File: design/flow/config.mk
export PLATFORM = sky130hd
export DESIGN_NAME = agc_ref_correction
export DESIGN_NICKNAME = agc_ref_correction
export VERILOG_FILES = /design/flow/design.v
export SDC_FILE = /design/flow/constraint.sdc
export NUM_CORES = 4
export LEC_CHECK = 0
export CAP_MARGIN = 20
export CELL_PAD_IN_SITES_DETAIL_PLACEMENT = 1
export CORE_MARGIN = 5
export CORE_UTILIZATION = 40
export MAX_ROUTING_LAYER = met4
export PLACE_DENSITY_LB_ADDON = 0.25
export SLEW_MARGIN = 20
export TNS_END_PERCENT = 95
File: design/flow/constraint.sdc
create_clock -name core_clock -period 10.0 [get_ports {ip_clock}]
set_input_delay 2.0000 -clock core_clock [delete_from_list [all_inputs] [get_ports {ip_clock}]]
set_output_delay 2.0000 -clock core_clock [all_outputs]
set_load 0.01 [all_outputs]
File: design/flow/design.v
module gain_block( 
	input signed [11:0] ip_data, 
	input ip_clock, 
	input ip_reset, 
	output [11:0] op_data
); 
	parameter signed [11:0] gain = 12'd1024;
	reg signed [11:0] reg_ip_data; 
	always@(posedge ip_clock or negedge ip_reset) begin 
		if(ip_reset == 1'd0) begin 
			reg_ip_data <= 12'd0;
		end else begin  
			reg_ip_data <= ip_data; 
		end 
	end 
	reg signed [11:0] reg_gain;
	wire signed [23:0] wire_gain; 
	assign wire_gain = reg_ip_data * gain;
	always@(posedge ip_clock or negedge ip_reset) begin 
		if(ip_reset == 1'd0) begin 
			reg_gain <= 12'd0;
		end else begin 
			reg_gain <= wire_gain[23:12]; 
		end 
	end 
	assign op_data = reg_gain; 
endmodule 
module abs_block( 
	input signed [11:0] ip_data,
	input ip_clock,
	input ip_reset,
	output [11:0] op_data
); 
	reg signed [11:0] reg_op_abs; 
	always@(posedge ip_clock or negedge ip_reset) begin 
		if(ip_reset == 1'd0) begin 
			reg_op_abs <= 12'd0;
		end else begin 
			if(ip_data < 12'sd0) begin 
				reg_op_abs <= -ip_data;
			end else begin 
				reg_op_abs <= ip_data; 
			end 
		end 
	end 
	assign op_data = reg_op_abs;
endmodule 
module power_estimation(
	input signed [11:0] ip_data,
	input ip_clock,
	input ip_reset,
	output [11:0] op_data
); 
	reg signed [11:0] reg_delay; 
	always@(posedge ip_clock or negedge ip_reset) begin 
		if(ip_reset == 1'd0) begin 
			reg_delay <= 12'd0;
		end else begin 
			reg_delay <= ip_data; 
		end 
	end 
	reg signed [11:0] reg_delay_2; 
	always@(posedge ip_clock or negedge ip_reset) begin 
		if(ip_reset == 1'd0) begin 
			reg_delay_2 <= 12'd0;
		end else begin 
			reg_delay_2 <= reg_delay; 
		end 
	end 
	reg signed [11:0] reg_delay_3; 
	always@(posedge ip_clock or negedge ip_reset) begin 
		if(ip_reset == 1'd0) begin 
			reg_delay_3 <= 12'd0;
		end else begin 
			reg_delay_3 <= reg_delay_2; 
		end 
	end
	reg signed [11:0] reg_delay_4; 
	always@(posedge ip_clock or negedge ip_reset) begin 
		if(ip_reset == 1'd0) begin 
			reg_delay_4 <= 12'd0;
		end else begin 
			reg_delay_4 <= reg_delay_3; 
		end 
	end
	reg signed [11:0] reg_delay_5; 
	always@(posedge ip_clock or negedge ip_reset) begin 
		if(ip_reset == 1'd0) begin 
			reg_delay_5 <= 12'd0;
		end else begin 
			reg_delay_5 <= reg_delay_4; 
		end 
	end
	reg signed [11:0] reg_delay_6; 
	always@(posedge ip_clock or negedge ip_reset) begin 
		if(ip_reset == 1'd0) begin 
			reg_delay_6 <= 12'd0;
		end else begin 
			reg_delay_6 <= reg_delay_5; 
		end 
	end
	reg signed [11:0] reg_delay_7; 
	always@(posedge ip_clock or negedge ip_reset) begin 
		if(ip_reset == 1'd0) begin 
			reg_delay_7 <= 12'd0;
		end else begin 
			reg_delay_7 <= reg_delay_6; 
		end 
	end
	reg signed [11:0] reg_delay_8; 
	always@(posedge ip_clock or negedge ip_reset) begin 
		if(ip_reset == 1'd0) begin 
			reg_delay_8 <= 12'd0;
		end else begin 
			reg_delay_8 <= reg_delay_7; 
		end 
	end
	reg signed [11:0] reg_delay_9; 
	always@(posedge ip_clock or negedge ip_reset) begin 
		if(ip_reset == 1'd0) begin 
			reg_delay_9 <= 12'd0;
		end else begin 
			reg_delay_9 <= reg_delay_8; 
		end 
	end 
	reg signed [11:0] reg_delay_10; 
	always@(posedge ip_clock or negedge ip_reset) begin 
		if(ip_reset == 1'd0) begin 
			reg_delay_10 <= 12'd0;
		end else begin 
			reg_delay_10 <= reg_delay_9; 
		end 
	end
	reg signed [11:0] reg_delay_11; 
	always@(posedge ip_clock or negedge ip_reset) begin 
		if(ip_reset == 1'd0) begin 
			reg_delay_11 <= 12'd0;
		end else begin 
			reg_delay_11 <= reg_delay_10; 
		end 
	end
	reg signed [11:0] reg_delay_12; 
	always@(posedge ip_clock or negedge ip_reset) begin 
		if(ip_reset == 1'd0) begin 
			reg_delay_12 <= 12'd0;
		end else begin 
			reg_delay_12 <= reg_delay_11; 
		end 
	end
	reg signed [11:0] reg_delay_13; 
	always@(posedge ip_clock or negedge ip_reset) begin 
		if(ip_reset == 1'd0) begin 
			reg_delay_13 <= 12'd0;
		end else begin 
			reg_delay_13 <= reg_delay_12; 
		end 
	end
	reg signed [11:0] reg_delay_14; 
	always@(posedge ip_clock or negedge ip_reset) begin 
		if(ip_reset == 1'd0) begin 
			reg_delay_14 <= 12'd0;
		end else begin 
			reg_delay_14 <= reg_delay_13; 
		end 
	end
	reg signed [11:0] reg_delay_15; 
	always@(posedge ip_clock or negedge ip_reset) begin 
		if(ip_reset == 1'd0) begin 
			reg_delay_15 <= 12'd0;
		end else begin 
			reg_delay_15 <= reg_delay_14; 
		end 
	end
	reg signed [11:0] reg_delay_16; 
	always@(posedge ip_clock or negedge ip_reset) begin 
		if(ip_reset == 1'd0) begin 
			reg_delay_16 <= 12'd0;
		end else begin 
			reg_delay_16 <= reg_delay_15; 
		end 
	end 
	reg signed [11:0] reg_delay_17; 
	always@(posedge ip_clock or negedge ip_reset) begin 
		if(ip_reset == 1'd0) begin 
			reg_delay_17 <= 12'd0;
		end else begin 
			reg_delay_17 <= reg_delay_16; 
		end 
	end 
	reg signed [11:0] reg_delay_18; 
	always@(posedge ip_clock or negedge ip_reset) begin 
		if(ip_reset == 1'd0) begin 
			reg_delay_18 <= 12'd0;
		end else begin 
			reg_delay_18 <= reg_delay_17; 
		end 
	end
	reg signed [11:0] reg_delay_19; 
	always@(posedge ip_clock or negedge ip_reset) begin 
		if(ip_reset == 1'd0) begin 
			reg_delay_19 <= 12'd0;
		end else begin 
			reg_delay_19 <= reg_delay_18; 
		end 
	end 
	reg signed [11:0] reg_delay_20; 
	always@(posedge ip_clock or negedge ip_reset) begin 
		if(ip_reset == 1'd0) begin 
			reg_delay_20 <= 12'd0;
		end else begin 
			reg_delay_20 <= reg_delay_19; 
		end 
	end 
	reg signed [11:0] reg_delay_21; 
	always@(posedge ip_clock or negedge ip_reset) begin 
		if(ip_reset == 1'd0) begin 
			reg_delay_21 <= 12'd0;
		end else begin 
			reg_delay_21 <= reg_delay_20; 
		end 
	end
	reg signed [11:0] reg_delay_22; 
	always@(posedge ip_clock or negedge ip_reset) begin 
		if(ip_reset == 1'd0) begin 
			reg_delay_22 <= 12'd0;
		end else begin 
			reg_delay_22 <= reg_delay_21; 
		end 
	end
	reg signed [11:0] reg_delay_23; 
	always@(posedge ip_clock or negedge ip_reset) begin 
		if(ip_reset == 1'd0) begin 
			reg_delay_23 <= 12'd0;
		end else begin 
			reg_delay_23 <= reg_delay_22; 
		end 
	end
	reg signed [11:0] reg_delay_24; 
	always@(posedge ip_clock or negedge ip_reset) begin 
		if(ip_reset == 1'd0) begin 
			reg_delay_24 <= 12'd0;
		end else begin 
			reg_delay_24 <= reg_delay_23; 
		end 
	end
	reg signed [11:0] reg_delay_25; 
	always@(posedge ip_clock or negedge ip_reset) begin 
		if(ip_reset == 1'd0) begin 
			reg_delay_25 <= 12'd0;
		end else begin 
			reg_delay_25 <= reg_delay_24; 
		end 
	end 
	reg signed [11:0] reg_delay_26; 
	always@(posedge ip_clock or negedge ip_reset) begin 
		if(ip_reset == 1'd0) begin 
			reg_delay_26 <= 12'd0;
		end else begin 
			reg_delay_26 <= reg_delay_25; 
		end 
	end 
	reg signed [11:0] reg_delay_27; 
	always@(posedge ip_clock or negedge ip_reset) begin 
		if(ip_reset == 1'd0) begin 
			reg_delay_27 <= 12'd0;
		end else begin 
			reg_delay_27 <= reg_delay_26; 
		end 
	end
	reg signed [11:0] reg_delay_28; 
	always@(posedge ip_clock or negedge ip_reset) begin 
		if(ip_reset == 1'd0) begin 
			reg_delay_28 <= 12'd0;
		end else begin 
			reg_delay_28 <= reg_delay_27; 
		end 
	end 
	reg signed [11:0] reg_delay_29; 
	always@(posedge ip_clock or negedge ip_reset) begin 
		if(ip_reset == 1'd0) begin 
			reg_delay_29 <= 12'd0;
		end else begin 
			reg_delay_29 <= reg_delay_28; 
		end 
	end 
	reg signed [11:0] reg_delay_30; 
	always@(posedge ip_clock or negedge ip_reset) begin 
		if(ip_reset == 1'd0) begin 
			reg_delay_30 <= 12'd0;
		end else begin 
			reg_delay_30 <= reg_delay_29; 
		end 
	end 
	reg signed [11:0] reg_delay_31; 
	always@(posedge ip_clock or negedge ip_reset) begin 
		if(ip_reset == 1'd0) begin 
			reg_delay_31 <= 12'd0;
		end else begin 
			reg_delay_31 <= reg_delay_30; 
		end 
	end 
	reg signed [11:0] reg_sum; 
	wire signed [15:0] wire_sum; 
	assign wire_sum = (ip_data + reg_delay + reg_delay_2 + reg_delay_3 + reg_delay_4 + reg_delay_5 + reg_delay_6 + reg_delay_7 + reg_delay_8 + reg_delay_9 + reg_delay_10
						 + reg_delay_11 + reg_delay_12 + reg_delay_13 + reg_delay_14 + reg_delay_15 + reg_delay_16 + reg_delay_17 + reg_delay_18 + reg_delay_19 + reg_delay_20 
						 + reg_delay_21 + reg_delay_22 + reg_delay_23 + reg_delay_24 + reg_delay_25 + reg_delay_26 + reg_delay_27 + reg_delay_28 + reg_delay_29 + reg_delay_30 + reg_delay_31);
	always@(posedge ip_clock or negedge ip_reset) begin 
		if(ip_reset == 1'd0) begin 
			reg_sum <= 12'd0;
		end else begin 
			reg_sum <= wire_sum[15:4]; 
		end 
	end 
	assign op_data = reg_sum;
endmodule 
module gain_error( 
	input signed [11:0] ip_data, 
	input ip_clock, 
	input ip_reset, 
	output [11:0] op_data
); 
	parameter signed [11:0] reference = 12'd2048; 
	wire signed [11:0] wire_error;  
	reg signed [11:0] reg_error;
	assign wire_error = reference - ip_data;
	always@(posedge ip_clock or negedge ip_reset) begin 
		if(ip_reset == 1'd0) begin 
			reg_error <= 12'd0;
		end else begin 
			reg_error <= wire_error;
		end 
	end 
	assign op_data = reg_error; 
endmodule 
module accumulator( 
	input signed [11:0] ip_data, 
	input ip_clock, 
	input ip_reset, 
	output [11:0] op_data
);  
	reg signed [15:0] reg_sum; 
	reg [4:0] reg_counter;
	always@(posedge ip_clock or negedge ip_reset) begin 
		if(ip_reset == 1'd0) begin 
			reg_sum <= 16'd0; 
			reg_counter <= 5'd0;
		end else begin 
			if(reg_counter == 5'd31) begin 
				reg_sum <= reg_sum;
			end else begin 
				reg_sum <= reg_sum + ip_data; 
			end 
			reg_counter <= reg_counter + 4'd1;
		end 
	end 
	assign op_data = reg_sum[15:4]; 
endmodule 
module product_block(
	input signed [11:0] ip_data, 
	input signed [11:0] ip_data_2,
	input ip_clock, 
	input ip_reset,
	output [11:0] op_data
); 
	reg signed [11:0] reg_product; 
	wire signed [23:0] wire_product; 
	assign wire_product = ip_data * ip_data_2;
	always@(posedge ip_clock or negedge ip_reset) begin 
		if(ip_reset == 1'd0) begin 
			reg_product <= 12'd0;
		end else begin 
			reg_product <= wire_product[23:12]; 
		end 
	end
	assign op_data = reg_product;
endmodule 
module agc_ref_correction(
	input signed [11:0] ip_data, 
	input ip_clock,
	input ip_reset, 
	output [11:0] op_data
); 
	wire signed [11:0] get_op_gain; 
	gain_block gain_block_inst( 
		.ip_data(ip_data), 
		.ip_clock(ip_clock), 
		.ip_reset(ip_reset), 
		.op_data(get_op_gain)
	); 
	wire signed [11:0] get_op_abs; 
	abs_block abs_block_inst(
		.ip_data(get_op_gain), 
		.ip_clock(ip_clock), 
		.ip_reset(ip_reset), 
		.op_data(get_op_abs)
	); 
	wire signed [11:0] get_op_power_est; 
	power_estimation power_estimation_inst( 
		.ip_data(get_op_abs), 
		.ip_clock(ip_clock), 
		.ip_reset(ip_reset), 
		.op_data(get_op_power_est)
	); 
	wire signed [11:0] get_op_gain_error; 
	gain_error gain_error_inst( 
		.ip_data(get_op_power_est), 
		.ip_clock(ip_clock), 
		.ip_reset(ip_reset), 
		.op_data(get_op_gain_error)
	);
	wire signed [11:0] get_op_acc;  
	accumulator accumulator_inst(
		.ip_data(get_op_gain_error), 
		.ip_clock(ip_clock), 
		.ip_reset(ip_reset), 
		.op_data(get_op_acc)
	);
	wire signed [11:0] get_op_product; 
	product_block product_block_inst( 
		.ip_data(ip_data), 
		.ip_data_2(get_op_acc),
		.ip_clock(ip_clock), 
		.ip_reset(ip_reset), 
		.op_data(get_op_product)
	); 
	assign op_data = get_op_product;
endmodule 
File: design/flow/run.sh
#!/bin/bash
# the make line also repeats each setting of config.mk as NAME=value (left out here)
make -C /OpenROAD-flow-scripts/flow DESIGN_CONFIG=/design/flow/config.mk WORK_HOME=/design/flow/orfs CLKGATE_MAP_FILE= finish
==> run_results.csv, run 1 <==
group,metric,value,unit
status,status,"no timing/DRC/antenna violations",
worst_setup_path,startpoint_type,"flip-flop",
worst_setup_path,critPathTopFamily,"adder cells",
flow_run,drv_cap,0,
route,drt_iter0_markers,678,
place,routabilityCongestion,0.8215,
floorplanning,die_h,275.6,microns
synth,synthDistinctLibCells,58,
synth,synth-edff-count,0,
floorplanning,dieArea,75970,sq um
final_timing,rsz0062_at_grt,"false",
floorplanning,io_pins,26,
clocking,clock_sinks,461,
final_timing,worst_slew_pin_slew,1.057,ns
synth,ys_sh_aoi,0.02478,
worst_setup_path,startpoint,"power_estimation_inst.reg_delay[0]",
floorplanning,core_area,70030,sq um
global_routing,grt_pass1_vias,18500,
clocking,clk_pin_slew_worst_paths,0.06,ns
finish,num-fill-cells,7303,
place,io_buffers,25,
worst_setup_path,critical_path_class,"flip-flop to flip-flop",
floorplanning,std_cell_rows,97,
route,wirelength,56780,microns
clocking,cts-root-buf,"clkbuf_16",
floorplanning,die_x,275.6,microns
global_routing,grt_max_degree,187,
place,dp_hpwl,42600,microns
final_timing,report.final.setup_viol,0,
synth,synth.yosys.seq_area_share,0.4087,
final_timing,finalCritPeriodShare,0.7952,
hold_path,min_from,"power_estimation_inst.reg_delay_6[7]",
worst_setup_path,crit_buf_inv,3,
global_routing,overflow,0,
synth,syn-cell-area,28220,sq um
clocking,htreeDepth,2,
synth,synthTopLogicFamily,"adder cells",
worst_setup_path,worstSetupEndpoint,"power_estimation_inst.reg_sum[11]",
synth,ff_type,"dfrtp_1",
synth,synth_area_per_cell,12.83,sq um
synth,async_flop_share,1.000,
worst_setup_path,reg2reg_depth,30,
final_timing,fin_setup_tns,0,ns
synth,area_leaders,"dfrtp_1 41%, fa_1 36%, inv_1 8.3%",
final_timing,finalCriticalPeriod,7.952,ns
synth,top_cell,"inv_1",
hold_path,min_path_cells,0,
clocking,tritoncts,"yes",
final_timing,hold_slack,0.3464,ns
synth,synth_flop_count,461,
synth,ys_sh_simple,0.05164,
synth,ys_sh_mux,0.001507,
hold_path,holdPathEnd,"power_estimation_inst.reg_delay_7[7]",
worst_setup_path,path_depth,30,
final_timing,relSlewSlack,0.2951,
global_routing,grt_pass1_wl,98370,microns
worst_setup_path,r2r-end,"power_estimation_inst.reg_sum[11]",
route,antenna_left,0,
clocking,post_cts_buffers,0,
worst_setup_path,worstSetupEndpointType,"flip-flop",
finish,final_nets,2878,
worst_setup_path,crit_fanout,3,
final_timing,maxSlewViolCount,0,
synth,yosys_area,28220,sq um
worst_setup_path,crit_required,10.48,ns
worst_setup_path,worst_path_max_delay_cell,"fa_1",
synth,top_area_cell,"dfrtp_1",
route,wire_per_inst,17.56,microns
route,routed-via-count,14660,
synth,xor_share,0.02358,
worst_setup_path,max_stage_delay,0.54,ns
synth,yosysCellCount,2200,
worst_setup_path,r2r-start,"power_estimation_inst.reg_delay[0]",
synth,ys_top_cells_by_count,"624 x inv_1, 501 x fa_1, 461 x dfrtp_1",
route,drc,0,
global_routing,track_usage,0.1683,
synth,fa_ha_area_frac,0.4028,
global_routing,grt_antenna_before_repair,1,
floorplanning,fp_util,0.4030,
final_timing,clock-skew-final,0.03026,ns
route,drtPass1Iterations,4,
finish,synthToLayoutAreaGrowth,11.04,%
hold_path,hold_path_class,"flip-flop to flip-flop",
clocking,cts-resized-gates,0,
clocking,cts_buffer_depth,3,
clocking,cts_hold_buf,0,
final_timing,timing.fmax,0.1258,GHz
flow_run,warnings,30,
worst_setup_path,rrSetupSlack,2.05,ns
finish,final_util,0.4476,
synth,yosys_warnings,6,
worst_setup_path,arrival,8.44,ns
clocking,clk_latency,0.61,ns
worst_setup_path,path_common_cell,"fa_1",
final_timing,finalHoldViolCount,0,
synth,syn_inst,2200,
clocking,numCtsBuffers,52,
synth,top_area_frac,0.4087,
route,viasPerCell,4.534,
area by class of cell:
class / count / area, sq um / share of cell area
Antenna cell: 1 / 2.502 / 0.00007984
Clock buffer: 71 / 1413 / 0.04507
Clock inverter: 20 / 325.3 / 0.01038
Inverter: 624 / 2342 / 0.07473
Multi-Input combinational cell: 1087 / 14240 / 0.4544
Sequential cell: 461 / 11540 / 0.3681
Tap cell: 940 / 1176 / 0.03753
Timing Repair Buffer: 30 / 305.3 / 0.009741
per-layer routing:
layer  share of wire  vias up  track usage
met5               0        -            -
met4           0.020        0      0.03738
met3           0.025       66      0.02104
met2            0.54      126       0.2962
met1            0.42     8005       0.2104
li1                -     6466            -
per-stage QoR:
step | worst slack, ns | instances | cell area [sq um]
2_1_floorplan | 3.012 | 2201 | 28230
3_3_place_gp | 2.176 | 3142 | 29600
3_5_place_dp | 2.053 | 3142 | 29600
4_1_cts | 1.988 | 3233 | 31340
5_1_grt | 1.604 | 3234 | 31340
6_report | 2.048 | 3234 | 31340
==> inputs of run 2 (changes only) <==
ABC_AREA = 1   (was not set)
CELL_PAD_IN_SITES_DETAIL_PLACEMENT = not set   (was 1)
CORE_MARGIN = 2   (was 5)
CORE_UTILIZATION = 72   (was 40)
CTS_CLUSTER_SIZE = 15   (was not set)
HOLD_SLACK_MARGIN = 0.29   (was not set)
MAX_ROUTING_LAYER = not set   (was met4)
PLACE_DENSITY = 0.79   (was not set)
PLACE_DENSITY_LB_ADDON = not set   (was 0.25)
SETUP_SLACK_MARGIN = 0.22   (was not set)
TNS_END_PERCENT = not set   (was 95)
clock period = 7.83 ns   (was 10.0 ns; I/O delays follow)
==> run_results.csv, run 2 <==
group,metric,value,unit
hold_path,min_from,"gain_block_inst.reg_ip_data[3]",
synth,async_flop_share,1.000,
clocking,htreeDepth,2,
floorplanning,dieArea,42240,sq um
route,n_antenna_cell,0,
clocking,cts-resized-gates,0,
worst_setup_path,arrival,7.43,ns
place,routabilityCongestion,0.8893,
synth,syn-cell-area,29240,sq um
finish,final_nets,3240,
synth,yosys_warnings,6,
final_timing,finalCritPeriodShare,0.8872,
synth,top_area_frac,0.3945,
synth,ff_type,"dfrtp_1",
worst_setup_path,rrSetupSlack,0.88,ns
floorplanning,io_pins,26,
worst_setup_path,max_stage_delay,0.55,ns
status,status,"no timing/DRC/antenna violations",
clocking,cts_buffer_depth,3,
global_routing,grt_pass1_wl,98170,microns
finish,comb_area,14770,sq um
finish,regArea,11540,sq um
worst_setup_path,crit_buf_inv,5,
final_timing,relSlewSlack,0.3476,
clocking,post_cts_buffers,0,
synth,ys_sh_simple,0.07822,
place,dp_hpwl,42520,microns
worst_setup_path,crit_required,8.31,ns
synth,top_area_cell,"dfrtp_1",
clocking,clock_sinks,461,
route,drtPass1Iterations,5,
synth,synth-edff-count,0,
place,io_buffers,25,
synth,syn_inst,2565,
worst_setup_path,r2r-start,"abs_block_inst.reg_op_abs[0]",
clocking,tritoncts,"yes",
synth,yosysCellCount,2565,
global_routing,grt_antenna_before_repair,0,
route,drc,0,
flow_run,warnings,32,
route,wire_per_inst,17.77,microns
synth,synthTopLogicFamily,"adder cells",
global_routing,overflow,0,
finish,synthToLayoutAreaGrowth,8.973,%
route,drt_iter0_markers,956,
worst_setup_path,critPathTopFamily,"adder cells",
synth,fa_ha_area_frac,0.3888,
clocking,clk_latency,0.59,ns
floorplanning,die_h,205.5,microns
worst_setup_path,startpoint_type,"flip-flop",
worst_setup_path,r2r-end,"power_estimation_inst.reg_sum[10]",
clocking,cts_hold_buf,0,
hold_path,holdPathEnd,"gain_block_inst.reg_gain[1]",
floorplanning,die_x,205.5,microns
worst_setup_path,reg2reg_depth,26,
floorplanning,std_cell_rows,73,
hold_path,hold_path_class,"flip-flop to flip-flop",
worst_setup_path,startpoint,"abs_block_inst.reg_op_abs[0]",
route,viasPerCell,5.221,
floorplanning,fp_util,0.7326,
route,wirelength,56560,microns
worst_setup_path,crit_fanout,7,
floorplanning,core_area,39910,sq um
worst_setup_path,critical_path_class,"flip-flop to flip-flop",
clocking,numCtsBuffers,50,
worst_setup_path,path_common_cell,"fa_1",
final_timing,maxSlewViolCount,0,
worst_setup_path,worstSetupEndpointType,"flip-flop",
final_timing,finalHoldViolCount,0,
final_timing,worst_slack,0.8833,ns
synth,synth_area_per_cell,11.40,sq um
final_timing,rsz0062_at_grt,"false",
route,antenna_left,0,
worst_setup_path,path_depth,26,
synth,ys_top_cells_by_count,"748 x inv_1, 501 x fa_1, 461 x dfrtp_1",
global_routing,track_usage,0.3042,
final_timing,finalCriticalPeriod,6.947,ns
synth,synth.yosys.seq_area_share,0.3945,
synth,yosys_area,29240,sq um
hold_path,min_path_cells,0,
clocking,cts-root-buf,"clkbuf_16",
final_timing,clock-skew-final,0.01355,ns
flow_run,drv_cap,0,
global_routing,grt_pass1_vias,19530,
synth,top_cell,"inv_1",
finish,num-fill-cells,2286,
synth,ys_sh_mux,0,
final_timing,fin_setup_tns,0,ns
final_timing,timing.fmax,0.1440,GHz
route,routed-via-count,16620,
synth,ys_sh_aoi,0.01998,
final_timing,report.final.setup_viol,0,
synth,synthDistinctLibCells,40,
global_routing,grt_max_degree,195,
synth,area_leaders,"dfrtp_1 39%, fa_1 34%, inv_1 9.6%",
worst_setup_path,worstSetupEndpoint,"power_estimation_inst.reg_sum[10]",
worst_setup_path,worst_path_max_delay_cell,"fa_1",
final_timing,worst_slew_pin_slew,0.9786,ns
synth,xor_share,0.01797,
synth,synth_flop_count,461,
place,dp_slack,0.9271,ns
clocking,clk_pin_slew_worst_paths,0.06,ns
[run 2: cell type report]
cell class,instances,area share
Inverter,753,0.08870
Sequential cell,461,0.3620
Timing Repair Buffer,29,0.01037
Clock inverter,22,0.01025
Clock buffer,70,0.04445
Tap cell,525,0.02061
Multi-Input combinational cell,1323,0.4636
[run 2: per-stage QoR]
stage / util / hold slack [ns] / cells / area (sq um)
after floorplan: - / 0.3312 / 2566 / 29250
after global placement: 0.7540 / 0.3327 / 3090 / 30100
after detailed placement: 0.7540 / 0.3389 / 3090 / 30100
after CTS: 0.7977 / 0.3417 / 3182 / 31840
after global routing: 0.7983 / 0.3493 / 3183 / 31870
final: 0.7983 / 0.3383 / 3183 / 31870
[run 2: metal layers]
metal,GRT usage,share of wire,vias up
met2,0.5295,0.53,365
met1,0.4031,0.40,8699
met5,0,0,-
met4,0.08633,0.028,0
li1,-,-,7431
met3,0.04862,0.043,122
==> inputs of run 3 (changes only) <==
ABC_AREA = 0   (was 1)
CTS_CLUSTER_DIAMETER = 393   (was not set)
CTS_CLUSTER_SIZE = not set   (was 15)
HOLD_SLACK_MARGIN = not set   (was 0.29)
PLACE_DENSITY = not set   (was 0.79)
PLACE_DENSITY_LB_ADDON = 0.01   (was not set)
SETUP_SLACK_MARGIN = 1.79   (was 0.22)
clock period = 6.24 ns   (was 7.83 ns; I/O delays follow)
==> run_results.csv, run 3 <==
group,metric,value,unit
worst_setup_path,path_common_cell,"fa_1",
synth,synth_area_per_cell,12.83,sq um
synth,ys_sh_mux,0.001507,
final_timing,relSlewSlack,0.4136,
global_routing,track_usage,0.3005,
finish,num-fill-cells,1931,
global_routing,grt_max_degree,135,
synth,synth.yosys.seq_area_share,0.4087,
worst_setup_path,startpoint_type,"flip-flop",
floorplanning,std_cell_rows,72,
synth,top_area_frac,0.4087,
final_timing,worst_slew_pin_slew,0.8795,ns
place,dpl_cell_area,30070,sq um
synth,yosysCellCount,2200,
synth,synth_flop_count,461,
worst_setup_path,path_depth,29,
final_timing,finalCritPeriodShare,1.177,
place,io_buffers,25,
final_timing,clock-skew-final,0.01746,ns
worst_setup_path,critPathTopFamily,"adder cells",
synth,synthTopLogicFamily,"adder cells",
final_timing,finalCriticalPeriod,7.342,ns
finish,synthToLayoutAreaGrowth,14.78,%
synth,ys_sh_aoi,0.02478,
synth,fa_ha_area_frac,0.4028,
clocking,numCtsBuffers,48,
synth,syn_inst,2200,
route,drtPass1Iterations,6,
clocking,cts-root-buf,"clkbuf_16",
place,routabilityCongestion,0.8778,
floorplanning,dieArea,40800,sq um
worst_setup_path,r2r-end,"power_estimation_inst.reg_sum[7]",
worst_setup_path,r2r-start,"abs_block_inst.reg_op_abs[0]",
flow_run,warnings,33,
final_timing,rsz0062_at_grt,"true",
worst_setup_path,arrival,7.86,ns
global_routing,overflow,0,
finish,fin_cells,2945,
clocking,tritoncts,"yes",
worst_setup_path,crit_buf_inv,6,
clocking,clk_latency,0.59,ns
synth,syn-cell-area,28220,sq um
route,drt_iter0_markers,847,
route,antenna_left,0,
finish,comb_area,14740,sq um
floorplanning,fp_util,0.7303,
final_timing,hold_slack,0.3467,ns
global_routing,grt_antenna_before_repair,0,
worst_setup_path,worstSetupEndpoint,"power_estimation_inst.reg_sum[7]",
final_timing,finalHoldViolCount,0,
hold_path,min_path_cells,0,
synth,top_cell,"inv_1",
synth,ff_type,"dfrtp_1",
synth,yosys_area,28220,sq um
hold_path,hold_path_class,"flip-flop to flip-flop",
route,wirelength,54270,microns
floorplanning,die_x,202.0,microns
worst_setup_path,worst_path_max_delay_cell,"fa_1",
place,place_inst,2837,
floorplanning,core_area,38650,sq um
synth,yosys_warnings,6,
worst_setup_path,crit_required,6.76,ns
synth,ys_sh_simple,0.05164,
final_timing,timing.fmax,0.1362,GHz
route,wire_per_inst,18.43,microns
flow_run,drv_cap,0,
clocking,htreeDepth,2,
floorplanning,io_pins,26,
synth,ys_top_cells_by_count,"624 x inv_1, 501 x fa_1, 461 x dfrtp_1",
worst_setup_path,critical_path_class,"flip-flop to flip-flop",
final_timing,maxSlewViolCount,0,
route,n_antenna_cell,0,
clocking,clock_sinks,461,
route,viasPerCell,5.218,
route,routed-via-count,15370,
floorplanning,die_h,202.0,microns
status,violatedChecks,"setup timing",
worst_setup_path,reg2reg_depth,29,
hold_path,min_from,"gain_block_inst.reg_ip_data[3]",
global_routing,grt_pass1_vias,18670,
finish,fin_area,32400,sq um
worst_setup_path,worstSetupEndpointType,"flip-flop",
hold_path,holdPathEnd,"gain_block_inst.reg_gain[1]",
status,status,"complete, but fails checks",
global_routing,grt_pass1_wl,94390,microns
place,dp_hpwl,39020,microns
synth,top_area_cell,"dfrtp_1",
clocking,cts_buffer_depth,3,
synth,xor_share,0.02358,
synth,async_flop_share,1.000,
worst_setup_path,max_stage_delay,0.54,ns
route,drc,0,
final_timing,report.final.setup_viol,12,
finish,regArea,11540,sq um
synth,synthDistinctLibCells,58,
worst_setup_path,startpoint,"abs_block_inst.reg_op_abs[0]",
worst_setup_path,crit_fanout,3,
clocking,cts_hold_buf,0,
finish,final_nets,3015,
worst_setup_path,rrSetupSlack,-1.10,ns
clocking,clk_pin_slew_worst_paths,0.06,ns
synth,area_leaders,"dfrtp_1 41%, fa_1 36%, inv_1 8.3%",
synth,synth-edff-count,0,
final_timing,worst_slack,-1.102,ns
==> run 3: cell type report <==
class                      instances  share of cell area
sequential                       461              0.3561
inverter                         624             0.07230
multi-input combinational       1087              0.4549
clock inverter                    22            0.008999
timing repair buffer             171             0.04554
clock buffer                      62             0.04210
tap                              518             0.02001
==> run 3: what timing repair did <==
action                     CTS  global route
setup endpoints to repair   24            24
buffers inserted            19             5
pin swaps                   43            11
gates resized              135            45
gates cloned                 0             0
==> run 3: through the flow <==
stage          setup TNS [ns]  setup slack, ns    util
3_5_place_dp           -13.03           -1.219  0.7780
5_1_grt                -13.56           -1.363  0.8383
2_1_floorplan          -3.472          -0.6274       -
3_3_place_gp           -10.96           -1.012  0.7780
6_report               -10.70           -1.102  0.8383
4_1_cts                -10.01           -1.067  0.8327
==> run 3: per-layer routing <==
layer,track usage,vias up,part of all wire
met5,0,-,0
met4,0.09979,0,0.036
met3,0.04628,126,0.038
met2,0.5172,331,0.54
met1,0.4013,8161,0.39
li1,-,6749,-
==> inputs of run 4 (changes only) <==
ABC_AREA = 1   (was 0)
CTS_CLUSTER_DIAMETER = not set   (was 393)
CTS_CLUSTER_SIZE = 75   (was not set)
GPL_ROUTABILITY_DRIVEN = 0   (was not set)
SETUP_SLACK_MARGIN = -0.15   (was 1.79)
clock period = 6.38 ns   (was 6.24 ns; I/O delays follow)
==> run_results.csv, run 4 <==
group,metric,value,unit
status,status,"complete, but fails checks",
status,violatedChecks,"setup timing",
route,wire_per_inst,18.33,microns
synth,yosys_warnings,6,
clocking,clk_pin_slew_worst_paths,0.06,ns
final_timing,report.final.setup_viol,12,
clocking,tritoncts,"yes",
synth,synth.yosys.seq_area_share,0.3945,
hold_path,holdPathEnd,"gain_block_inst.reg_gain[2]",
final_timing,worst_slack,-0.5402,ns
worst_setup_path,path_depth,28,
finish,synthToLayoutAreaGrowth,13.70,%
worst_setup_path,reg2reg_depth,28,
synth,syn-cell-area,29240,sq um
final_timing,timing.fmax,0.1445,GHz
route,routed-via-count,17130,
worst_setup_path,max_stage_delay,0.54,ns
global_routing,grt_pass1_wl,102400,microns
worst_setup_path,crit_required,6.86,ns
worst_setup_path,worstSetupEndpoint,"power_estimation_inst.reg_sum[7]",
worst_setup_path,rrSetupSlack,-0.54,ns
global_routing,grt_pass1_vias,20220,
floorplanning,std_cell_rows,73,
worst_setup_path,r2r-start,"abs_block_inst.reg_op_abs[0]",
worst_setup_path,arrival,7.40,ns
synth,synthDistinctLibCells,40,
global_routing,overflow,0,
final_timing,worst_slew_pin_slew,0.8634,ns
synth,top_cell,"inv_1",
synth,ff_type,"dfrtp_1",
final_timing,finalHoldViolCount,0,
synth,top_area_cell,"dfrtp_1",
floorplanning,io_pins,26,
synth,synth_area_per_cell,11.40,sq um
synth,top_area_frac,0.3945,
hold_path,hold_path_class,"flip-flop to flip-flop",
worst_setup_path,startpoint_type,"flip-flop",
synth,ys_sh_simple,0.07822,
floorplanning,fp_util,0.7326,
global_routing,grt_antenna_before_repair,0,
synth,synth_flop_count,461,
floorplanning,dieArea,42240,sq um
worst_setup_path,worst_path_max_delay_cell,"fa_1",
floorplanning,die_x,205.5,microns
synth,area_leaders,"dfrtp_1 39%, fa_1 34%, inv_1 9.6%",
synth,yosys_area,29240,sq um
worst_setup_path,startpoint,"abs_block_inst.reg_op_abs[0]",
floorplanning,core_area,39910,sq um
route,wirelength,60060,microns
clocking,cts_hold_buf,0,
worst_setup_path,crit_buf_inv,8,
clocking,cts_buffer_depth,3,
clocking,numCtsBuffers,48,
synth,yosysCellCount,2565,
worst_setup_path,critPathTopFamily,"adder cells",
flow_run,drv_cap,0,
route,drt_iter0_markers,1144,
synth,ys_sh_aoi,0.01998,
hold_path,min_path_cells,0,
clocking,cts-root-buf,"clkbuf_16",
synth,async_flop_share,1.000,
finish,final_nets,3336,
route,antenna_left,0,
synth,syn_inst,2565,
global_routing,track_usage,0.3161,
worst_setup_path,path_common_cell,"fa_1",
clocking,clock_sinks,461,
worst_setup_path,r2r-end,"power_estimation_inst.reg_sum[7]",
final_timing,maxSlewViolCount,0,
synth,synth-edff-count,0,
place,io_buffers,25,
route,drtPass1Iterations,6,
floorplanning,die_h,205.5,microns
final_timing,finalCritPeriodShare,1.085,
route,drc,0,
place,dp_hpwl,41770,microns
worst_setup_path,critical_path_class,"flip-flop to flip-flop",
synth,ys_sh_mux,0,
global_routing,grt_max_degree,167,
flow_run,warnings,34,
clocking,clk_latency,0.58,ns
final_timing,relSlewSlack,0.4244,
final_timing,finalCriticalPeriod,6.920,ns
synth,ys_top_cells_by_count,"748 x inv_1, 501 x fa_1, 461 x dfrtp_1",
worst_setup_path,crit_fanout,3,
synth,fa_ha_area_frac,0.3888,
worst_setup_path,worstSetupEndpointType,"flip-flop",
final_timing,rsz0062_at_grt,"true",
place,dp_slack,-0.3986,ns
hold_path,min_from,"gain_block_inst.reg_ip_data[4]",
synth,synthTopLogicFamily,"adder cells",
route,viasPerCell,5.229,
clocking,htreeDepth,2,
synth,xor_share,0.01797,
final_timing,clock-skew-final,0.02001,ns
route,n_antenna_cell,0,
-- run 4: metrics by stage --
stage	area, sq um	cells	hold slack [ns]	util	TNS, ns
floorplan	29250	2566	0.3312	-	0
global placement	30690	3169	0.3330	0.7688	-1.617
detailed placement	30690	3169	0.3363	0.7688	-3.217
CTS	32860	3264	0.3517	0.8234	-1.917
global route	33250	3276	0.3594	0.8330	-6.965
finish	33250	3276	0.3479	0.8330	-4.939
-- run 4: metal layers --
metal  share of wire  track usage  vias to the layer above  wire length, microns
met5               0            0                        -                     0
met4           0.038       0.1048                        0                  2311
met3           0.034      0.03928                      170                  2042
met2            0.53       0.5505                      396                 31890
met1            0.40       0.4201                     8936                 23810
li1                -            -                     7627                     -
-- run 4: what timing repair did --
| action | in CTS | in global routing |
|---|---|---|
| setup buffers | 11 | 13 |
| setup endpoints to repair | 11 | 12 |
| pin swaps | 31 | 50 |
| resized | 84 | 82 |
-- run 4: cell type report --
cell class | count | area [sq um]
Fill cell | 2140 | 6668
Inverter | 753 | 2831
Clock inverter | 21 | 306.5
Timing Repair Buffer | 127 | 1091
Clock buffer | 66 | 1370
Tap cell | 525 | 656.9
Sequential cell | 461 | 11540
Multi-Input combinational cell | 1323 | 15450
==> inputs of run 5 (changes only) <==
ABC_AREA = not set   (was 1)
CAP_MARGIN = 15   (was 20)
CELL_PAD_IN_SITES_DETAIL_PLACEMENT = 2   (was not set)
CELL_PAD_IN_SITES_GLOBAL_PLACEMENT = 2   (was not set)
CORE_MARGIN = 5   (was 2)
CORE_UTILIZATION = 40   (was 72)
CTS_CLUSTER_SIZE = 37   (was 75)
GPL_ROUTABILITY_DRIVEN = not set   (was 0)
GPL_TIMING_DRIVEN = 0   (was not set)
MAX_ROUTING_LAYER = met4   (was not set)
PLACE_DENSITY_LB_ADDON = 0.29   (was 0.01)
SETUP_SLACK_MARGIN = not set   (was -0.15)
SLEW_MARGIN = 10   (was 20)
TNS_END_PERCENT = 85   (was not set)
clock period = 10.0 ns   (was 6.38 ns; I/O delays follow)
==> run_results.csv, run 5 <==
group,metric,value,unit
finish,final_util,0.4510,
global_routing,grt_pass1_vias,19740,
synth,ys_top_cells_by_count,"624 x inv_1, 501 x fa_1, 461 x dfrtp_1",
final_timing,rsz0062_at_grt,"false",
route,drt_iter0_markers,427,
synth,ys_sh_mux,0.001507,
synth,top_cell,"inv_1",
synth,syn_inst,2200,
final_timing,finalCritPeriodShare,0.8420,
worst_setup_path,rrSetupSlack,1.58,ns
synth,area_leaders,"dfrtp_1 41%, fa_1 36%, inv_1 8.3%",
final_timing,maxSlewViolCount,0,
flow_run,warnings,29,
flow_run,drv_cap,0,
place,routabilityCongestion,0.7938,
synth,synthDistinctLibCells,58,
floorplanning,fp_util,0.4030,
synth,async_flop_share,1.000,
synth,synthTopLogicFamily,"adder cells",
final_timing,clock-skew-final,0.04872,ns
clocking,tritoncts,"yes",
route,drtPass1Iterations,4,
synth,top_area_cell,"dfrtp_1",
final_timing,relSlewSlack,0.5774,
global_routing,grt_max_degree,111,
status,status,"no timing/DRC/antenna violations",
clocking,cts_hold_buf,0,
worst_setup_path,reg2reg_depth,30,
synth,ys_sh_simple,0.05164,
floorplanning,die_x,275.6,microns
worst_setup_path,startpoint_type,"flip-flop",
route,wire_per_inst,18.97,microns
synth,synth.yosys.seq_area_share,0.4087,
synth,yosys_area,28220,sq um
place,io_buffers,25,
clocking,clk_pin_slew_worst_paths,0.06,ns
worst_setup_path,critical_path_class,"flip-flop to flip-flop",
worst_setup_path,r2r-end,"power_estimation_inst.reg_sum[11]",
global_routing,grt_pass1_wl,107100,microns
global_routing,overflow,0,
hold_path,hold_path_class,"flip-flop to flip-flop",
final_timing,timing.fmax,0.1188,GHz
hold_path,min_path_cells,0,
clocking,cts-root-buf,"clkbuf_16",
route,viasPerCell,4.554,
final_timing,hold_slack,0.3441,ns
synth,synth_area_per_cell,12.83,sq um
worst_setup_path,arrival,8.89,ns
synth,syn-cell-area,28220,sq um
worst_setup_path,r2r-start,"abs_block_inst.reg_op_abs[0]",
floorplanning,io_pins,26,
route,wirelength,62100,microns
clocking,htreeDepth,2,
worst_setup_path,path_common_cell,"fa_1",
synth,top_area_frac,0.4087,
clocking,clk_latency,0.64,ns
final_timing,finalCriticalPeriod,8.420,ns
clocking,cts_buffer_depth,3,
worst_setup_path,crit_buf_inv,3,
worst_setup_path,worstSetupEndpoint,"power_estimation_inst.reg_sum[11]",
worst_setup_path,max_stage_delay,0.55,ns
clocking,cts-resized-gates,0,
finish,final_nets,2908,
synth,ys_sh_aoi,0.02478,
worst_setup_path,worst_path_max_delay_cell,"fa_1",
worst_setup_path,critPathTopFamily,"adder cells",
synth,synth-edff-count,0,
synth,yosysCellCount,2200,
floorplanning,std_cell_rows,97,
final_timing,finalHoldViolCount,0,
hold_path,min_from,"power_estimation_inst.reg_delay[6]",
worst_setup_path,worstSetupEndpointType,"flip-flop",
synth,synth_flop_count,461,
worst_setup_path,path_depth,30,
worst_setup_path,crit_required,10.47,ns
clocking,post_cts_buffers,0,
final_timing,worst_slew_pin_slew,0.6338,ns
clocking,numCtsBuffers,54,
worst_setup_path,crit_fanout,3,
hold_path,holdPathEnd,"power_estimation_inst.reg_delay_2[6]",
final_timing,report.final.setup_viol,0,
synth,yosys_warnings,6,
floorplanning,dieArea,75970,sq um
route,routed-via-count,14910,
synth,fa_ha_area_frac,0.4028,
global_routing,track_usage,0.1843,
synth,ff_type,"dfrtp_1",
synth,xor_share,0.02358,
route,antenna_left,0,
floorplanning,core_area,70030,sq um
finish,synthToLayoutAreaGrowth,11.89,%
route,drc,0,
global_routing,grt_antenna_before_repair,1,
clocking,clock_sinks,461,
worst_setup_path,startpoint,"abs_block_inst.reg_op_abs[0]",
floorplanning,die_h,275.6,microns
place,dp_hpwl,48480,microns
-- run 5: through the flow --
step	worst slack (ns)	cells	TNS, ns	instance area, sq um
3_5_place_dp	1.598	3170	0	29770
4_1_cts	1.433	3272	0	31580
6_report	1.580	3274	0	31580
3_3_place_gp	-13.08	3166	-6011.39	29650
5_1_grt	1.163	3273	0	31580
2_1_floorplan	3.012	2201	0	28230
-- run 5: routing by layer --
| layer | track usage | wire length [microns] |
|---|---|---|
| met4 | 0.03949 | 1166 |
| met5 | - | 0 |
| met2 | 0.3339 | 34290 |
| met3 | 0.02086 | 1223 |
| met1 | 0.2239 | 25420 |
-- run 5: area by class of cell --
cell class,instances,area (sq um)
fill,6809,38450
timing repair buffer,29,365.4
multi-input combinational,1087,14240
buffer,29,108.9
antenna,2,5.005
tap,940,1176
sequential,461,11540
clock buffer,77,1528
inverter,624,2342
clock inverter,25,277.8
==> inputs of run 6 (changes only) <==
ABC_AREA = 1   (was not set)
CAP_MARGIN = 20   (was 15)
CELL_PAD_IN_SITES_DETAIL_PLACEMENT = not set   (was 2)
CELL_PAD_IN_SITES_GLOBAL_PLACEMENT = not set   (was 2)
CORE_MARGIN = 2   (was 5)
CORE_UTILIZATION = 72   (was 40)
CTS_CLUSTER_SIZE = 73   (was 37)
GPL_ROUTABILITY_DRIVEN = 0   (was not set)
GPL_TIMING_DRIVEN = not set   (was 0)
HOLD_SLACK_MARGIN = 0.29   (was not set)
MAX_ROUTING_LAYER = not set   (was met4)
PLACE_DENSITY_LB_ADDON = 0.01   (was 0.29)
SETUP_SLACK_MARGIN = 1.29   (was not set)
SLEW_MARGIN = 20   (was 10)
TNS_END_PERCENT = not set   (was 85)
clock period = 4.44 ns   (was 10.0 ns; I/O delays follow)
==> run_results.csv, run 6 <==
group,metric,value,unit
route,wire_per_inst,20.35,microns
route,antenna_left,0,
final_timing,worst_slack,-2.432,ns
flow_run,drv_cap,0,
synth,xor_share,0.01797,
clocking,clk_latency,0.61,ns
place,io_buffers,25,
worst_setup_path,r2r-start,"power_estimation_inst.reg_delay[2]",
synth,ff_type,"dfrtp_1",
final_timing,finalCriticalPeriod,6.872,ns
synth,top_cell,"inv_1",
floorplanning,io_pins,26,
synth,top_area_cell,"dfrtp_1",
hold_path,min_path_cells,0,
floorplanning,die_h,205.5,microns
flow_run,warnings,30,
synth,synth.yosys.seq_area_share,0.3945,
synth,synthDistinctLibCells,40,
clocking,tritoncts,"yes",
final_timing,finalHoldViolCount,0,
clocking,numCtsBuffers,49,
finish,fin_cells,3443,
global_routing,grt_pass1_wl,112500,microns
clocking,clk_pin_slew_worst_paths,0.06,ns
global_routing,track_usage,0.3524,
synth,ys_top_cells_by_count,"748 x inv_1, 501 x fa_1, 461 x dfrtp_1",
global_routing,grt_antenna_before_repair,1,
worst_setup_path,crit_fanout,4,
synth,fa_ha_area_frac,0.3888,
final_timing,fin_setup_tns,-30.73,ns
place,dp_hpwl,46000,microns
finish,synthToLayoutAreaGrowth,21.15,%
hold_path,holdPathEnd,"gain_block_inst.reg_gain[6]",
worst_setup_path,arrival,7.35,ns
route,drtPass1Iterations,6,
worst_setup_path,crit_required,4.92,ns
floorplanning,fp_util,0.7326,
global_routing,grt_pass1_vias,21810,
final_timing,finalCritPeriodShare,1.548,
worst_setup_path,critPathTopFamily,"adder cells",
synth,ys_sh_simple,0.07822,
synth,top_area_frac,0.3945,
synth,synth_area_per_cell,11.40,sq um
floorplanning,die_x,205.5,microns
worst_setup_path,worstSetupEndpoint,"power_estimation_inst.reg_sum[11]",
floorplanning,dieArea,42240,sq um
finish,final_nets,3500,
worst_setup_path,r2r-end,"power_estimation_inst.reg_sum[11]",
route,n_antenna_cell,0,
synth,yosysCellCount,2565,
synth,ys_sh_mux,0,
status,status,"complete, but fails checks",
route,wirelength,70070,microns
worst_setup_path,worst_path_max_delay_cell,"fa_1",
worst_setup_path,max_stage_delay,0.58,ns
synth,syn_inst,2565,
floorplanning,core_area,39910,sq um
synth,ys_sh_aoi,0.01998,
worst_setup_path,path_depth,27,
worst_setup_path,crit_buf_inv,4,
route,drc,0,
final_timing,clock-skew-final,0.02183,ns
synth,syn-cell-area,29240,sq um
synth,async_flop_share,1.000,
clocking,htreeDepth,2,
route,viasPerCell,5.434,
worst_setup_path,worstSetupEndpointType,"flip-flop",
clocking,clock_sinks,461,
hold_path,min_from,"gain_block_inst.reg_ip_data[8]",
final_timing,maxSlewViolCount,0,
final_timing,worst_slew_pin_slew,0.8294,ns
global_routing,grt_max_degree,133,
synth,yosys_warnings,6,
route,routed-via-count,18710,
status,violatedChecks,"setup timing",
hold_path,hold_path_class,"flip-flop to flip-flop",
worst_setup_path,rrSetupSlack,-2.43,ns
global_routing,overflow,0,
worst_setup_path,startpoint_type,"flip-flop",
synth,synthTopLogicFamily,"adder cells",
final_timing,report.final.setup_viol,24,
worst_setup_path,startpoint,"power_estimation_inst.reg_delay[2]",
synth,yosys_area,29240,sq um
synth,area_leaders,"dfrtp_1 39%, fa_1 34%, inv_1 9.6%",
worst_setup_path,reg2reg_depth,27,
route,drt_iter0_markers,1377,
final_timing,rsz0062_at_grt,"true",
worst_setup_path,critical_path_class,"flip-flop to flip-flop",
final_timing,relSlewSlack,0.4471,
worst_setup_path,path_common_cell,"fa_1",
synth,synth-edff-count,0,
clocking,cts-root-buf,"clkbuf_16",
synth,synth_flop_count,461,
floorplanning,std_cell_rows,73,
clocking,cts_buffer_depth,3,
place,place_inst,3287,
final_timing,timing.fmax,0.1455,GHz
-- run 6: per-stage QoR --
step	worst slack [ns]	util	hold WS, ns	cell area [sq um]
final	-2.432	0.8876	0.3417	35430
after global routing	-2.596	0.8876	0.3442	35430
after CTS	-2.225	0.8729	0.3408	34840
after detailed placement	-2.201	0.8047	0.3347	32120
after global placement	-2.021	0.8047	0.3322	32120
after floorplan	-1.748	-	0.3312	29810
-- run 6: repair_timing --
action                     4_1_cts  5_1_grt
setup endpoints to repair       24       24
hold buffers                     0        1
setup buffers                   37       24
gates resized                  237      116
hold endpoints to repair         0       33
pin swaps                      125      109
gates cloned                     2        0
-- run 6: metal layers --
layer / GRT usage / share of wire / up-vias
met1: 0.4453 / 0.36 / 9693
met3: 0.04625 / 0.052 / 290
li1: - / - / 7950
met5: 0 / 0 / -
met2: 0.6233 / 0.54 / 775
met4: 0.1429 / 0.050 / 0
-- run 6: layout make-up --
cell class	count	area (sq um)
inverters	753	2840
well taps	525	656.9
flip-flops and latches	461	11550
fillers	1611	4487
multi-input cells	1323	16030
repair buffers	290	2628
clock buffers	71	1461
clock inverters	20	267.8
==> inputs of run 7 (changes only) <==
ABC_AREA = not set   (was 1)
CORE_UTILIZATION = 67   (was 72)
CTS_CLUSTER_SIZE = not set   (was 73)
GPL_ROUTABILITY_DRIVEN = not set   (was 0)
HOLD_SLACK_MARGIN = not set   (was 0.29)
PLACE_DENSITY_LB_ADDON = not set   (was 0.01)
SETUP_SLACK_MARGIN = 1.88   (was 1.29)
clock period = 7.19 ns   (was 4.44 ns; I/O delays follow)
==> run_results.csv, run 7 <==
group,metric,value,unit
status,status,"complete, but fails checks",
status,violatedChecks,"setup timing",
synth,syn-cell-area,28220,sq um
clocking,cts-root-buf,"clkbuf_16",
final_timing,clock-skew-final,0.01486,ns
hold_path,min_path_cells,0,
floorplanning,io_pins,26,
worst_setup_path,r2r-start,"abs_block_inst.reg_op_abs[0]",
final_timing,timing.fmax,0.1379,GHz
synth,xor_share,0.02358,
synth,yosys_warnings,6,
place,dp_hpwl,36490,microns
floorplanning,dieArea,43780,sq um
worst_setup_path,r2r-end,"power_estimation_inst.reg_sum[11]",
synth,synth_flop_count,461,
final_timing,worst_slew_pin_slew,0.9123,ns
worst_setup_path,arrival,7.72,ns
flow_run,drv_cap,0,
place,routabilityCongestion,0.8262,
finish,num-fill-cells,2623,
clocking,clock_sinks,461,
route,wirelength,48510,microns
final_timing,rsz0062_at_grt,"true",
clocking,tritoncts,"yes",
final_timing,worst_slack,-0.06239,ns
route,wire_per_inst,16.76,microns
worst_setup_path,startpoint,"abs_block_inst.reg_op_abs[0]",
flow_run,warnings,35,
synth,async_flop_share,1.000,
final_timing,report.final.setup_viol,4,
synth,yosys_area,28220,sq um
clocking,numCtsBuffers,48,
route,drt_iter0_markers,672,
synth,ff_type,"dfrtp_1",
floorplanning,fp_util,0.6759,
hold_path,holdPathEnd,"gain_block_inst.reg_gain[1]",
final_timing,fin_setup_tns,-0.1415,ns
floorplanning,die_h,209.2,microns
floorplanning,core_area,41760,sq um
worst_setup_path,reg2reg_depth,30,
final_timing,finalCriticalPeriod,7.252,ns
finish,synthToLayoutAreaGrowth,12.94,%
route,n_antenna_cell,0,
synth,synth-edff-count,0,
synth,synth.yosys.seq_area_share,0.4087,
synth,fa_ha_area_frac,0.4028,
worst_setup_path,critical_path_class,"flip-flop to flip-flop",
route,drc,0,
synth,ys_top_cells_by_count,"624 x inv_1, 501 x fa_1, 461 x dfrtp_1",
global_routing,track_usage,0.2513,
global_routing,grt_antenna_before_repair,0,
global_routing,grt_pass1_vias,17180,
floorplanning,die_x,209.2,microns
route,viasPerCell,5.057,
worst_setup_path,path_depth,30,
final_timing,finalCritPeriodShare,1.009,
synth,top_area_frac,0.4087,
synth,ys_sh_mux,0.001507,
final_timing,maxSlewViolCount,0,
worst_setup_path,rrSetupSlack,-0.06,ns
worst_setup_path,worst_path_max_delay_cell,"fa_1",
hold_path,min_from,"gain_block_inst.reg_ip_data[3]",
route,drtPass1Iterations,7,
worst_setup_path,max_stage_delay,0.51,ns
worst_setup_path,crit_buf_inv,3,
synth,ys_sh_simple,0.05164,
synth,syn_inst,2200,
finish,comb_area,14750,sq um
route,antenna_left,0,
worst_setup_path,startpoint_type,"flip-flop",
floorplanning,std_cell_rows,75,
finish,fin_area,31880,sq um
synth,area_leaders,"dfrtp_1 41%, fa_1 36%, inv_1 8.3%",
worst_setup_path,worstSetupEndpointType,"flip-flop",
hold_path,hold_path_class,"flip-flop to flip-flop",
worst_setup_path,critPathTopFamily,"adder cells",
final_timing,finalHoldViolCount,0,
clocking,cts_hold_buf,0,
synth,ys_sh_aoi,0.02478,
place,dpl_cell_area,29470,sq um
worst_setup_path,worstSetupEndpoint,"power_estimation_inst.reg_sum[11]",
synth,top_area_cell,"dfrtp_1",
clocking,cts_buffer_depth,3,
clocking,htreeDepth,2,
worst_setup_path,path_common_cell,"fa_1",
finish,final_nets,2939,
synth,top_cell,"inv_1",
place,io_buffers,25,
global_routing,overflow,0,
synth,synthTopLogicFamily,"adder cells",
synth,synth_area_per_cell,12.83,sq um
worst_setup_path,crit_required,7.66,ns
global_routing,grt_pass1_wl,85850,microns
route,routed-via-count,14640,
place,dp_slack,-0.2491,ns
finish,regArea,11540,sq um
clocking,clk_latency,0.59,ns
synth,synthDistinctLibCells,58,
synth,yosysCellCount,2200,
clocking,clk_pin_slew_worst_paths,0.06,ns
global_routing,grt_max_degree,170,
final_timing,relSlewSlack,0.3918,
worst_setup_path,crit_fanout,3,
run 7: final cells by class:
cell class / instances / share of cell area
clock inverters: 19 / 0.006908
flip-flops and latches: 461 / 0.3619
multi-input cells: 1087 / 0.4627
repair buffers: 95 / 0.02787
well taps: 539 / 0.02116
inverters: 624 / 0.07348
clock buffers: 70 / 0.04596
run 7: through the flow:
stage / hold slack (ns) / instances / utilization
2_1_floorplan: 0.3312 / 2201 / -
3_3_place_gp: 0.3336 / 2776 / 0.7058
3_5_place_dp: 0.3347 / 2776 / 0.7058
4_1_cts: 0.3512 / 2884 / 0.7555
5_1_grt: 0.3650 / 2895 / 0.7633
6_report: 0.3504 / 2895 / 0.7633
run 7: metal layers:
layer	wire [microns]	vias to the layer above	GRT usage	share of wire
li1	-	6604	-	-
met3	1515	71	0.03742	0.031
met1	21000	7773	0.3608	0.43
met4	1105	0	0.06158	0.023
met2	24890	192	0.4162	0.51
met5	0	-	0	0
run 7: timing repair:
item,in CTS,in global routing
pin swaps,39,53
setup buffers,19,11
setup endpoints to repair,24,24
gates resized,121,60
==> inputs of run 8 (changes only) <==
CAP_MARGIN = 0   (was 20)
CELL_PAD_IN_SITES_DETAIL_PLACEMENT = 1   (was not set)
CORE_MARGIN = 5   (was 2)
CORE_UTILIZATION = 40   (was 67)
CTS_CLUSTER_DIAMETER = 218   (was not set)
MAX_ROUTING_LAYER = met5   (was not set)
PLACE_DENSITY_LB_ADDON = 0.25   (was not set)
SETUP_SLACK_MARGIN = not set   (was 1.88)
TNS_END_PERCENT = 95   (was not set)
clock period = 10.0 ns   (was 7.19 ns; I/O delays follow)
==> run_results.csv, run 8 <==
group,metric,value,unit
status,status,"no timing/DRC/antenna violations",
synth,ff_type,"dfrtp_1",
synth,ys_top_cells_by_count,"624 x inv_1, 501 x fa_1, 461 x dfrtp_1",
route,wirelength,56770,microns
route,viasPerCell,4.546,
global_routing,grt_pass1_wl,98390,microns
synth,yosysCellCount,2200,
global_routing,grt_antenna_before_repair,1,
synth,syn-cell-area,28220,sq um
clocking,clk_latency,0.61,ns
synth,area_leaders,"dfrtp_1 41%, fa_1 36%, inv_1 8.3%",
worst_setup_path,r2r-end,"power_estimation_inst.reg_sum[11]",
worst_setup_path,crit_required,10.49,ns
final_timing,rsz0062_at_grt,"false",
worst_setup_path,r2r-start,"power_estimation_inst.reg_delay[0]",
clocking,post_cts_buffers,0,
worst_setup_path,critical_path_class,"flip-flop to flip-flop",
final_timing,fin_setup_tns,0,ns
clocking,clk_pin_slew_worst_paths,0.06,ns
clocking,cts-resized-gates,0,
place,dp_slack,2.053,ns
route,antenna_left,0,
worst_setup_path,path_depth,30,
hold_path,holdPathEnd,"power_estimation_inst.reg_delay_7[7]",
worst_setup_path,max_stage_delay,0.54,ns
clocking,cts-root-buf,"clkbuf_16",
route,routed-via-count,14700,
final_timing,relSlewSlack,0.3029,
final_timing,clock-skew-final,0.03384,ns
worst_setup_path,crit_fanout,3,
route,drc,0,
route,n_antenna_cell,0,
worst_setup_path,worstSetupEndpointType,"flip-flop",
synth,synthTopLogicFamily,"adder cells",
synth,top_area_cell,"dfrtp_1",
clocking,numCtsBuffers,52,
final_timing,maxSlewViolCount,0,
final_timing,finalHoldViolCount,0,
floorplanning,std_cell_rows,97,
synth,top_cell,"inv_1",
synth,synth_flop_count,461,
clocking,cts_buffer_depth,3,
final_timing,worst_slack,2.047,ns
synth,synth-edff-count,0,
hold_path,min_path_cells,0,
worst_setup_path,arrival,8.44,ns
worst_setup_path,crit_buf_inv,3,
global_routing,busiest_layer,"met2",
synth,ys_sh_aoi,0.02478,
global_routing,grt_use_met3,0.02138,
synth,xor_share,0.02358,
final_timing,finalCriticalPeriod,7.953,ns
finish,synthToLayoutAreaGrowth,11.03,%
route,drtPass1Iterations,4,
synth,async_flop_share,1.000,
floorplanning,die_h,275.6,microns
global_routing,track_usage,0.1634,
synth,yosys_warnings,6,
synth,syn_inst,2200,
flow_run,warnings,30,
worst_setup_path,startpoint,"power_estimation_inst.reg_delay[0]",
finish,final_nets,2878,
worst_setup_path,path_common_cell,"fa_1",
floorplanning,dieArea,75970,sq um
synth,synthDistinctLibCells,58,
place,place_inst,3142,
final_timing,hold_slack,0.3444,ns
final_timing,worst_slew_pin_slew,1.046,ns
place,dp_hpwl,42600,microns
route,wire_per_inst,17.56,microns
synth,ys_sh_simple,0.05164,
floorplanning,io_pins,26,
synth,synth.yosys.seq_area_share,0.4087,
floorplanning,die_x,275.6,microns
route,drt_iter0_markers,625,
global_routing,grt_pass1_vias,18520,
worst_setup_path,worstSetupEndpoint,"power_estimation_inst.reg_sum[11]",
worst_setup_path,startpoint_type,"flip-flop",
synth,ys_sh_mux,0.001507,
hold_path,min_from,"power_estimation_inst.reg_delay_6[7]",
synth,yosys_area,28220,sq um
place,routabilityCongestion,0.8096,
synth,top_area_frac,0.4087,
clocking,htreeDepth,2,
place,io_buffers,25,
floorplanning,fp_util,0.4030,
global_routing,met2_usage,0.2960,
finish,fin_area,31340,sq um
worst_setup_path,critPathTopFamily,"adder cells",
flow_run,drv_cap,0,
global_routing,overflow,0,
finish,fin_cells,3233,
final_timing,finalCritPeriodShare,0.7953,
synth,fa_ha_area_frac,0.4028,
worst_setup_path,reg2reg_depth,30,
worst_setup_path,worst_path_max_delay_cell,"fa_1",
clocking,cts_hold_buf,0,
finish,final_util,0.4475,
final_timing,timing.fmax,0.1257,GHz
global_routing,grt_max_degree,187,
floorplanning,core_area,70030,sq um
synth,synth_area_per_cell,12.83,sq um
place,dpl_cell_area,29600,sq um
clocking,tritoncts,"yes",
clocking,clock_sinks,461,
global_routing,use_met1,0.2104,
final_timing,report.final.setup_viol,0,
hold_path,hold_path_class,"flip-flop to flip-flop",
worst_setup_path,rrSetupSlack,2.05,ns
[run 8: layer usage]
| metal | vias up | routed length (microns) | share of wire |
|---|---|---|---|
| met4 | 2 | 1126 | 0.020 |
| li1 | 6463 | - | - |
| met1 | 8039 | 23840 | 0.42 |
| met2 | 121 | 30370 | 0.53 |
| met3 | 73 | 1417 | 0.025 |
| met5 | - | 13 | 0.00023 |
[run 8: layout make-up]
class,instances,area (sq um)
Inverter,624,2342
Multi-Input combinational cell,1087,14240
Timing Repair Buffer,30,305.3
Sequential cell,461,11540
Tap cell,940,1176
Clock buffer,71,1413
Clock inverter,20,325.3
Fill cell,7303,38690
